==> flow/design.v (excerpt) <==
module algorithm_top (
  input  logic                 clk,
  input  logic                 rst_n,
  input  logic                 s_valid,
  output logic                 s_ready,
  input  params_pkg::in_t      s_data,
  output logic                 m_valid,
  input  logic                 m_ready,
  output params_pkg::out_t     m_data
);
Size in the first run: ~910 flip-flops, about 34 I/O pins.
clock: 4.64 ns
lec_check: 0
cap_margin: 20
core_margin: 2
core_utilization: 72
cts_cluster_diameter: 53
setup_slack_margin: 1.15
slew_margin: 20
run.sh (not shown) runs the stock make flow with config.mk's settings and CLKGATE_MAP_FILE=.
The starting point completed and failed the layout checks on setup timing.
==> next run, changes <==
CAP_MARGIN = 0   (was 20)
CTS_CLUSTER_DIAMETER = unset   (was 53)
CTS_CLUSTER_SIZE = 49   (was unset)
PLACE_DENSITY_LB_ADDON = 0.0   (was unset)
SETUP_SLACK_MARGIN = 0.45   (was 1.15)
clock period = 1.57 ns   (was 4.64 ns; I/O delays follow)
After rerunning:
- Now the flow never finished: it broke off in clock tree synthesis (DPL-0033)
- die size stays the same
- synthesized cell count stays the same
- synthesized area is unchanged
==> next run, changes <==
CAP_MARGIN = 20   (was 0)
CORE_UTILIZATION = 40   (was 72)
CTS_CLUSTER_SIZE = unset   (was 49)
PLACE_DENSITY_LB_ADDON = unset   (was 0.0)
SETUP_SLACK_MARGIN = unset   (was 0.45)
clock period = 6.0 ns   (was 1.57 ns; I/O delays follow)
What happened: The changed run passed the timing, design-rule and antenna checks. Die size is higher by well over a third. Area after synthesis does not change. Synthesized cell count is unchanged.
==> next run, changes <==
ABC_AREA = 1   (was unset)
CAP_MARGIN = 0   (was 20)
CORE_ASPECT_RATIO = 0.76   (was unset)
CORE_MARGIN = 8   (was 2)
CTS_CLUSTER_SIZE = 77   (was unset)
GPL_ROUTABILITY_DRIVEN = 0   (was unset)
PLACE_DENSITY = 0.62   (was unset)
SETUP_SLACK_MARGIN = -0.0   (was unset)
Effect: Clock skew falls by 0.022 ns. Global-route usage rose by 0.80 points.
==> next run, changes <==
ABC_AREA = unset   (was 1)
CAP_MARGIN = 20   (was 0)
CORE_ASPECT_RATIO = unset   (was 0.76)
CORE_MARGIN = 2   (was 8)
CORE_UTILIZATION = 18   (was 40)
CTS_CLUSTER_SIZE = unset   (was 77)
GPL_ROUTABILITY_DRIVEN = unset   (was 0)
PLACE_DENSITY = unset   (was 0.62)
SETUP_SLACK_MARGIN = unset   (was -0.0)
clock period = 7.72 ns   (was 6.0 ns; I/O delays follow)
Effect: Final cell count fell by 6.7%; synthesized cell count fell by 33%; non-clock buffer count rose by 3; first-iteration DRC count fell by 58%; global-route usage fell by 11 points; fmax fell by 16%; wire length fell by 23%; worst setup slack improves by 0.81 ns; design area fell by 8.3%.

* * *

== lane 1 ==
Starting RTL as in the previous note.
// algorithm_top
module algorithm_top (
  input  logic                 clk,
  input  logic                 rst_n,
  input  logic                 s_valid,
  output logic                 s_ready,
  input  params_pkg::in_t      s_data,
  output logic                 m_valid,
  input  logic                 m_ready,
  output params_pkg::out_t     m_data
);
Settings: LEC_CHECK=0, CAP_MARGIN=20, CORE_ASPECT_RATIO=0.72, CORE_MARGIN=2, CORE_UTILIZATION=72, CTS_CLUSTER_DIAMETER=317, GPL_ROUTABILITY_DRIVEN=1, SETUP_SLACK_MARGIN=1.28, SLEW_MARGIN=15; clock period 4.98 ns.
[lane 1] flow finished | final checks: failed | reasons: negative setup slack
The following lists how lane 2 was set up differently from lane 1:
# lane 1
export LEC_CHECK = 0
export CAP_MARGIN = 20
export CORE_ASPECT_RATIO = 0.72
export CORE_MARGIN = 2
export CORE_UTILIZATION = 72
export CTS_CLUSTER_DIAMETER = 317
export GPL_ROUTABILITY_DRIVEN = 1
export SETUP_SLACK_MARGIN = 1.28
export SLEW_MARGIN = 15
create_clock -name core_clock -period 4.98 [get_ports {clk}]
# lane 2
export LEC_CHECK = 0
export ABC_AREA = 1
export CAP_MARGIN = 15
export CORE_ASPECT_RATIO = 0.65
export CORE_MARGIN = 2
export CORE_UTILIZATION = 70
export CTS_CLUSTER_DIAMETER = 317
export CTS_CLUSTER_SIZE = 40
export GPL_ROUTABILITY_DRIVEN = 1
export SETUP_SLACK_MARGIN = 1.01
export SLEW_MARGIN = 15
create_clock -name core_clock -period 3.53 [get_ports {clk}]
==> results <==
Changes observed in lane 2 relative to lane 1: hold buffer count at CTS grew by 1, per-instance average area after synthesis -2.4 sq um, half-perimeter wire length after detailed placement shows an increase of 70000 um, pre-CTS setup slack went down, total cell area reported by yosys after synthesis moved up. Per the comparison of lane 2 with lane 1, total die size shows an increase of 0.019 sq mm; initial standard-cell utilization of the core lost 1.9 points. Lane 2 terminated abnormally: global routing reported GRT-0232. Relative to lane 1, the placer's final routability congestion estimate measured on lane 2 has increased by a little under 10%. Sequential-to-total area share from yosys stat (higher): lane 1.
--- input diff lane 2..lane 3 ---
# lane 2
export LEC_CHECK = 0
export ABC_AREA = 1
export CAP_MARGIN = 15
export CORE_ASPECT_RATIO = 0.65
export CORE_MARGIN = 2
export CORE_UTILIZATION = 70
export CTS_CLUSTER_DIAMETER = 317
export CTS_CLUSTER_SIZE = 40
export GPL_ROUTABILITY_DRIVEN = 1
export SETUP_SLACK_MARGIN = 1.01
export SLEW_MARGIN = 15
create_clock -name core_clock -period 3.53 [get_ports {clk}]
# lane 3
export LEC_CHECK = 0
export CAP_MARGIN = 20
export CORE_MARGIN = 2
export CORE_UTILIZATION = 72
export PLACE_DENSITY = 0.64
export SLEW_MARGIN = 20
create_clock -name core_clock -period 4.88 [get_ports {clk}]
==> comparison <==
- Final checks on lane 3, whose flow otherwise completed, came back failing, citing negative setup slack.
- Going from lane 2 to lane 3, floorplan die area shrank by more than 10%.
- Number of gates resized after cts in lane 3 vs lane 2: down 98%
- Relative to lane 2, yosys-reported design area after synthesis has decreased by 13% in lane 3.
- Lane 3: effective utilization at floorplan is 1.4 points higher than what lane 2 reported.
What lane 4 does differently from lane 3 at the input level:
# lane 3
export LEC_CHECK = 0
export CAP_MARGIN = 20
export CORE_MARGIN = 2
export CORE_UTILIZATION = 72
export PLACE_DENSITY = 0.64
export SLEW_MARGIN = 20
create_clock -name core_clock -period 4.88 [get_ports {clk}]
# lane 4
export LEC_CHECK = 0
export CAP_MARGIN = 20
export CORE_MARGIN = 2
export CORE_UTILIZATION = 40
export SLEW_MARGIN = 20
create_clock -name core_clock -period 5.56 [get_ports {clk}]
Notes after the runs:
Lane 4 | stages: all done | timing, DRC, antenna: all pass
Lane 4 vs. lane 3: detailed-route wire length went down, final non-filler cell area saw a decrease, clock tree buffer count of the final layout higher, period utilization decreased 8.5 points.
Post-route clock skew (lower): lane 3
Diff lane 3 -> lane 4: worst hold slack decreased by 0.060 ns relative to the old numbers.
Changes observed in lane 4 relative to lane 3: final critical-path required period +0.23 ns; non-filler instance count after layout +about 10%.
[inputs] lane 5 vs lane 4
# lane 4
export LEC_CHECK = 0
export CAP_MARGIN = 20
export CORE_MARGIN = 2
export CORE_UTILIZATION = 40
export SLEW_MARGIN = 20
create_clock -name core_clock -period 5.56 [get_ports {clk}]
# lane 5
export LEC_CHECK = 0
export ABC_AREA = 1
export CAP_MARGIN = 35
export CORE_ASPECT_RATIO = 0.92
export CORE_MARGIN = 7
export CORE_UTILIZATION = 40
export CTS_CLUSTER_DIAMETER = 346
export MIN_ROUTING_LAYER = met2
export SLEW_MARGIN = 20
create_clock -name core_clock -period 6.0 [get_ports {clk}]
--- outcome ---
In terms of effective utilization at floorplan, lane 4 and lane 5 differ only marginally. Lane 4 → lane 5: tapcell count picked up an extra about 16%, finished layout cell area picked up an extra about 14%, adder-cell area share of the yosys netlist lost 4.7 points, final RePlAce weighted congestion picked up an extra about 8%.

* * *

Setup of v3:
algorithm_top again, from the RTL that the note above started with.
export LEC_CHECK = 0
export CAP_MARGIN = 40
export CORE_MARGIN = 2
export CORE_UTILIZATION = 72
export CTS_CLUSTER_DIAMETER = 320
export CTS_CLUSTER_SIZE = 15
export PLACE_DENSITY_LB_ADDON = 0.0
export SETUP_SLACK_MARGIN = 0.22
export SLEW_MARGIN = 20
create_clock -name core_clock -period 1.57 [get_ports {clk}]
global routing (5_1_grt): v3 exited with error
Inputs modified between v3 and v56:
Settings: changing CAP_MARGIN from 40 to 20; changing CORE_MARGIN from 2 to 8; removing CTS_CLUSTER_DIAMETER (formerly 320); removing CTS_CLUSTER_SIZE (formerly 15); changing PLACE_DENSITY_LB_ADDON from 0.0 to 0.19; changing CORE_UTILIZATION from 72 to 40; removing SETUP_SLACK_MARGIN (formerly 0.22); changing the clock period (ns, I/O delays scaled along) from 1.57 to 6.0.
--- outcome ---
- Having completed the whole flow, v56 delivered a layout that passed the timing, design-rule and antenna checks.
- Per the comparison of v56 with v3, die extent in x went up, HPWL after detailed placement fell by 30%, number of buffers inserted during clock tree synthesis increased by about 60% relative to the old numbers, hold-fix buffer count after cts saw a decrease.
- Placement-stage worst setup slack came out higher on v56 than on v3.
--- input diff v56..v18 ---
Settings: PLACE_DENSITY_LB_ADDON now 0.01, was 0.19; CTS_CLUSTER_DIAMETER now 98, previously not set; SETUP_SLACK_MARGIN now 1.38, previously not set; CORE_MARGIN now 2, was 8; CORE_UTILIZATION now 72, was 40; the clock period (ns, I/O delays scaled along) now 4.86, was 6.0.
Notes after the runs:
v18 vs v56 — half-perimeter wire length after detailed placement dropped slightly
A path category of the worst min-delay check of reg -> reg is what v56 shows, while in -> async belongs to v18.
Via count was lower in v56 than in v18.
v18 ends up with a row count that is 41 lower than in v56.
v18: count of non-CTS buffers in the layout is 590% higher than what v56 reported.
Post-route setup TNS sits lower in v18 than in v56.
Completing all stages was not enough for v18: its layout failed the final checks because of setup timing.
Cmp v18 and v56 / final area / higher: v18
--- input diff v18..v49 ---
Settings: a deleted CTS_CLUSTER_DIAMETER that had been 98; a change of CORE_UTILIZATION from 72 to 30; a deleted PLACE_DENSITY_LB_ADDON that had been 0.01; a deleted SETUP_SLACK_MARGIN that had been 1.38; a change of the clock period (ns, I/O delays scaled along) from 4.86 to 5.56.
[summary]
Higher non-clock buffer count goes to v18 over v49.
v49 vs v18 on clock skew: v49 is the higher one.
On v49: final critical-path share of the clock period is 7.3 points lower than what v18 gave.
v49: no failed stages, no open violations at the end
Relative to v18, the die area of v49 is higher by 140%.
